== the baseline ==
Design alu_top, start of the top module:
module alu_top(clk, a, b, op, out, carry_out, over_flow, zero);
Size in the first run: roughly 110 flip-flops, roughly 100 I/O pins, about 6000 sq um of cells after synthesis.
make LEC_CHECK=0 ABC_AREA=1 CAP_MARGIN=35 CORE_MARGIN=2 CORE_UTILIZATION=72 CTS_CLUSTER_DIAMETER=380 CTS_CLUSTER_SIZE=16 PLACE_DENSITY_LB_ADDON=0.2 SETUP_SLACK_MARGIN=-0.85 SLEW_MARGIN=20 finish   # period 11.7 ns
run.sh (not shown) runs the stock make flow with config.mk's settings and CLKGATE_MAP_FILE=.
Final checks on the baseline, whose flow otherwise completed, came back failing, citing setup timing.
Relative to the baseline, the following input files were edited for the candidate:
Settings: putting PLACE_DENSITY at 0.35 where nothing was set; clearing PLACE_DENSITY_LB_ADDON, which used to be 0.2; swapping 35 for 0 in CAP_MARGIN; swapping 11.7 for 11.6 in the clock period (ns, I/O delays scaled along).
Results
- Run status, the candidate: aborted in global routing (5_1_grt), error GRT-0116
- As far as area share of fa/ha/maj cells after synthesis goes, the candidate and the baseline are indistinguishable; the numbers are identical.
- The baseline has a higher weighted congestion reported at the end of routability-driven placement than the candidate.
- Re area of the mapped netlist: no difference whatsoever between the candidate and the baseline.


alu_top again, from the RTL that the note above started with.
clock: 7.9 ns
lec_check: 0
abc_area: 1
cap_margin: 20
cell_pad_in_sites_detail_placement: 0
cell_pad_in_sites_global_placement: 1
core_aspect_ratio: 1.76
core_margin: 2
core_utilization: 55
cts_cluster_diameter: 397
cts_cluster_size: 20
gpl_routability_driven: 0
max_routing_layer: met4
place_density_lb_addon: 0.16
setup_slack_margin: -0.37
slew_margin: 20
tns_end_percent: 50
The starting point completed, yet does not pass: setup timing.
Next try:
- CAP_MARGIN: 20 -> 10
- CELL_PAD_IN_SITES_GLOBAL_PLACEMENT: 1 -> 0
- CORE_ASPECT_RATIO: 1.76 -> 0.99
- CORE_UTILIZATION: 55 -> 72
- HOLD_SLACK_MARGIN: unset -> -0.08
- PLACE_DENSITY: unset -> 0.67
- PLACE_DENSITY_LB_ADDON: 0.16 -> unset
- SETUP_SLACK_MARGIN: -0.37 -> -0.48
- clock period: 7.9 -> 7.07 ns (I/O delays scaled with it)
Result:
- The changed run finished but fails on setup timing
- clock-buffer cell count came out lower by 1
- final area came out lower slightly
- routed wire length came out higher by well over a third
- worst hold slack is better by 0.10 ns
- core utilization came out higher by 21 points
- global-route usage came out higher by 26 points
- power came out higher by about a fifth
- die area came out lower by a quarter to a third
- fmax came out lower by a few percent
- via count came out higher by a quarter to a third
Next try:
- ABC_AREA: 1 -> unset
- CAP_MARGIN: 10 -> 20
- CELL_PAD_IN_SITES_DETAIL_PLACEMENT: 0 -> unset
- CELL_PAD_IN_SITES_GLOBAL_PLACEMENT: 0 -> unset
- CORE_ASPECT_RATIO: 0.99 -> unset
- CORE_UTILIZATION: 72 -> 58
- CTS_CLUSTER_DIAMETER: 397 -> unset
- CTS_CLUSTER_SIZE: 20 -> unset
- GPL_ROUTABILITY_DRIVEN: 0 -> unset
- HOLD_SLACK_MARGIN: -0.08 -> unset
- MAX_ROUTING_LAYER: met4 -> unset
- PLACE_DENSITY: 0.67 -> unset
- SETUP_SLACK_MARGIN: -0.48 -> unset
- TNS_END_PERCENT: 50 -> unset
- clock period: 7.07 -> 7.88 ns (I/O delays scaled with it)
Result: The new run finished with setup timing left. Setup slack gets better by 0.97 ns. Total power drops by 10%. Sequential cell count stays the same. Cell count is higher by 0.64%. Routed wire length drops by 28%. Via count went down by 19%.
Next try:
- ABC_AREA: unset -> 1
- CORE_UTILIZATION: 58 -> 66
- CTS_CLUSTER_SIZE: unset -> 99
Result:
- The new run ran to the end with violations: setup timing
- total power decreases by a few percent
- via count went up slightly
- non-clock buffer count fell by 37
- die size went down by about a fifth
- cell area goes down by a few percent


## north
alu_top again, from the RTL that the note above started with.
Settings: LEC_CHECK=0, ABC_AREA=1, CAP_MARGIN=20, CELL_PAD_IN_SITES_DETAIL_PLACEMENT=0, CELL_PAD_IN_SITES_GLOBAL_PLACEMENT=1, CORE_ASPECT_RATIO=1.76, CORE_MARGIN=2, CORE_UTILIZATION=55, CTS_CLUSTER_DIAMETER=397, CTS_CLUSTER_SIZE=20, GPL_ROUTABILITY_DRIVEN=0, MAX_ROUTING_LAYER=met4, PLACE_DENSITY_LB_ADDON=0.16, SETUP_SLACK_MARGIN=-0.37, SLEW_MARGIN=20, TNS_END_PERCENT=50; clock period 7.92 ns.
What the final checks of north revealed, after a flow that finished every stage, was a layout that fails on setup timing.
### north -> south
Settings: GPL_ROUTABILITY_DRIVEN no longer set, was 0; PLACE_DENSITY_LB_ADDON no longer set, was 0.16; CTS_CLUSTER_DIAMETER no longer set, was 397; CELL_PAD_IN_SITES_DETAIL_PLACEMENT no longer set, was 0; SETUP_SLACK_MARGIN no longer set, was -0.37; TNS_END_PERCENT no longer set, was 50; CTS_CLUSTER_SIZE no longer set, was 20; CORE_UTILIZATION now 40, was 55; MAX_ROUTING_LAYER no longer set, was met4; ABC_AREA no longer set, was 1; CORE_ASPECT_RATIO no longer set, was 1.76; CELL_PAD_IN_SITES_GLOBAL_PLACEMENT no longer set, was 1; the clock period (ns, I/O delays scaled along) now 14.2, was 7.92.
The higher yosys stat chip area came out of south. Against north, south comes in 25 higher on pin count of the biggest net entering global routing. Going from north to south, combinational share of power shows an increase of 0.8 points; area growth from synthesis to layout shows a reduction of 2.2 points. Relative to north, the synthesized netlist cell count measured on south has decreased by a little under 10%. Register-to-register slack: south vs north up 5.18 ns. Compare south and north | non-clock buffer total of the final layout higher: north. south ends up with a final period utilization that is 63 points lower than in north. Compared with north, south ends up with a larger final cell area. south ran to completion and came out clean on the timing, DRC and antenna checks. Re sequential share of layout area: south is 0.41 points down on north.


Setup of v49:
alu_top again, from the RTL that the note above started with.
clock: 11.8 ns
lec_check: 0
abc_area: 1
cap_margin: 35
core_margin: 2
core_utilization: 72
cts_cluster_diameter: 380
cts_cluster_size: 16
max_routing_layer: met4
place_density_lb_addon: 0.2
setup_slack_margin: -0.85
slew_margin: 20
The flow completed for v49, but it is not clean: the layout still shows setup timing.
For v58, these inputs were changed with respect to v49:
diff --git a/flow/config.mk b/flow/config.mk
--- a/flow/config.mk
+++ b/flow/config.mk
@@ -8,3 +8,3 @@
 export ABC_AREA = 1
-export CAP_MARGIN = 35
+export CAP_MARGIN = 20
 export CORE_MARGIN = 2
@@ -13,3 +13,2 @@
 export CTS_CLUSTER_SIZE = 16
-export MAX_ROUTING_LAYER = met4
 export PLACE_DENSITY_LB_ADDON = 0.2
==> flow/constraint.sdc <==
create_clock -name core_clock -period 12.7 [get_ports {clk}]
set_input_delay 2.5400 -clock core_clock [delete_from_list [all_inputs] [get_ports {clk}]]
set_output_delay 2.5400 -clock core_clock [all_outputs]
set_load 0.01 [all_outputs]
--- outcome ---
Looking at number of resized instances in the post-cts repair step, v58 sits below v49. Clock skew across v49 and v58: no real change. Every stage of v58 finished as expected; the final checks, on the other hand, flagged setup timing, which means the layout fails. Per the comparison of v58 with v49, net switching component of the power shows a reduction of 26%; amount of wire on met3 after detailed routing shows a reduction of 54%; number of ordinary and repair buffers in the finished layout shows a reduction of 18%; fraction of area in registers shows an increase of 1.2 points; post-CTS setup repair buffer count shows a reduction of 34. Lower final wirelength was reported by v58, not v49.
Edits applied to the flow inputs when going from v58 to v13:
==> flow/config.mk <==
export PLATFORM = sky130hd
export DESIGN_NAME = alu_top
export DESIGN_NICKNAME = alu_top
export VERILOG_FILES = /design/flow/design.v
export SDC_FILE = /design/flow/constraint.sdc
export NUM_CORES = 4
export LEC_CHECK = 0
export CAP_MARGIN = 20
export CORE_MARGIN = 2
export CORE_UTILIZATION = 40
export SLEW_MARGIN = 20
==> flow/constraint.sdc <==
create_clock -name core_clock -period 14.5 [get_ports {clk}]
set_input_delay 2.9000 -clock core_clock [delete_from_list [all_inputs] [get_ports {clk}]]
set_output_delay 2.9000 -clock core_clock [all_outputs]
set_load 0.01 [all_outputs]
Results
- v13 | stages: all done | timing, DRC, antenna: all pass
- v13 vs v58 — final hold slack rose 0.10 ns.
- Side by side, number of cells upsized or downsized after cts turned out higher in v13 than in v58.
- Final HPWL from detailed placement is higher on v13
- v13 ends up with a worst slew margin relative to its limit that is 15 points higher than in v58.
- Changes observed in v13 relative to v58: share of the clock period used by the worst path after layout lost 9.1 points; yosys-reported design area after synthesis picked up an extra about 3.5%; post-layout minimum cycle time picked up an extra 0.59 ns; net switching fraction of the power lost 3.9 points; cell leakage power picked up an extra 1.4%.
[inputs] v3 vs v13
diff --git a/flow/config.mk b/flow/config.mk
--- a/flow/config.mk
+++ b/flow/config.mk
@@ -8,4 +8,9 @@
 export CAP_MARGIN = 20
-export CORE_MARGIN = 2
-export CORE_UTILIZATION = 40
+export CORE_ASPECT_RATIO = 0.5
+export CORE_MARGIN = 6
+export CORE_UTILIZATION = 58
+export CTS_CLUSTER_DIAMETER = 305
+export CTS_CLUSTER_SIZE = 98
+export PLACE_DENSITY = 0.88
 export SLEW_MARGIN = 20
+export TNS_END_PERCENT = 10
Findings:
- Against v13 as the reference, v3 delivers a lower post-route cell area.
- Between v13 and v3, the fraction of area in clock buffers and inverters does not differ in any meaningful way.
- NOTE: worst endpoint data arrival time in v3 exceeds that of v13
- v3: relative area of non-clock buffer cells in the final design is 0.67 points lower than what v13 reported.
For v18, these inputs were changed with respect to v3:
diff --git a/flow/config.mk b/flow/config.mk
--- a/flow/config.mk
+++ b/flow/config.mk
@@ -7,5 +7,5 @@
 export LEC_CHECK = 0
-export CAP_MARGIN = 20
+export CAP_MARGIN = 40
 export CORE_ASPECT_RATIO = 0.5
-export CORE_MARGIN = 6
+export CORE_MARGIN = 10
 export CORE_UTILIZATION = 58
@@ -13,3 +13,3 @@
 export CTS_CLUSTER_SIZE = 98
-export PLACE_DENSITY = 0.88
+export PLACE_DENSITY_LB_ADDON = 0.08
 export SLEW_MARGIN = 20
Notes after the runs:
Compare v18 and v3 | multi-input logic portion of the cell area lower: v18
Final cell count without fillers (v18 over v3): increase, about 0.9%
v18 has number of detailed-route iterations in the first pass below what v3 had.
The net switching component of the power on v3 is in line with that on v18.
Looking at minimum clock period, v18 sits 0.14 ns lower than v3 does.
Post-layout worst setup margin came out higher on v18 than on v3.
Area of the core came out exactly the same in v18 and v3.
Wire length across v18 and v3: no real change.
Between v3 and v18, the power drawn by the sequential cells does not differ in any meaningful way.
Of v18 and v3, v3 shows the higher met1 track demand over resource in global routing, with v18 below it.
Power is estimated from default activity; no workload was simulated.
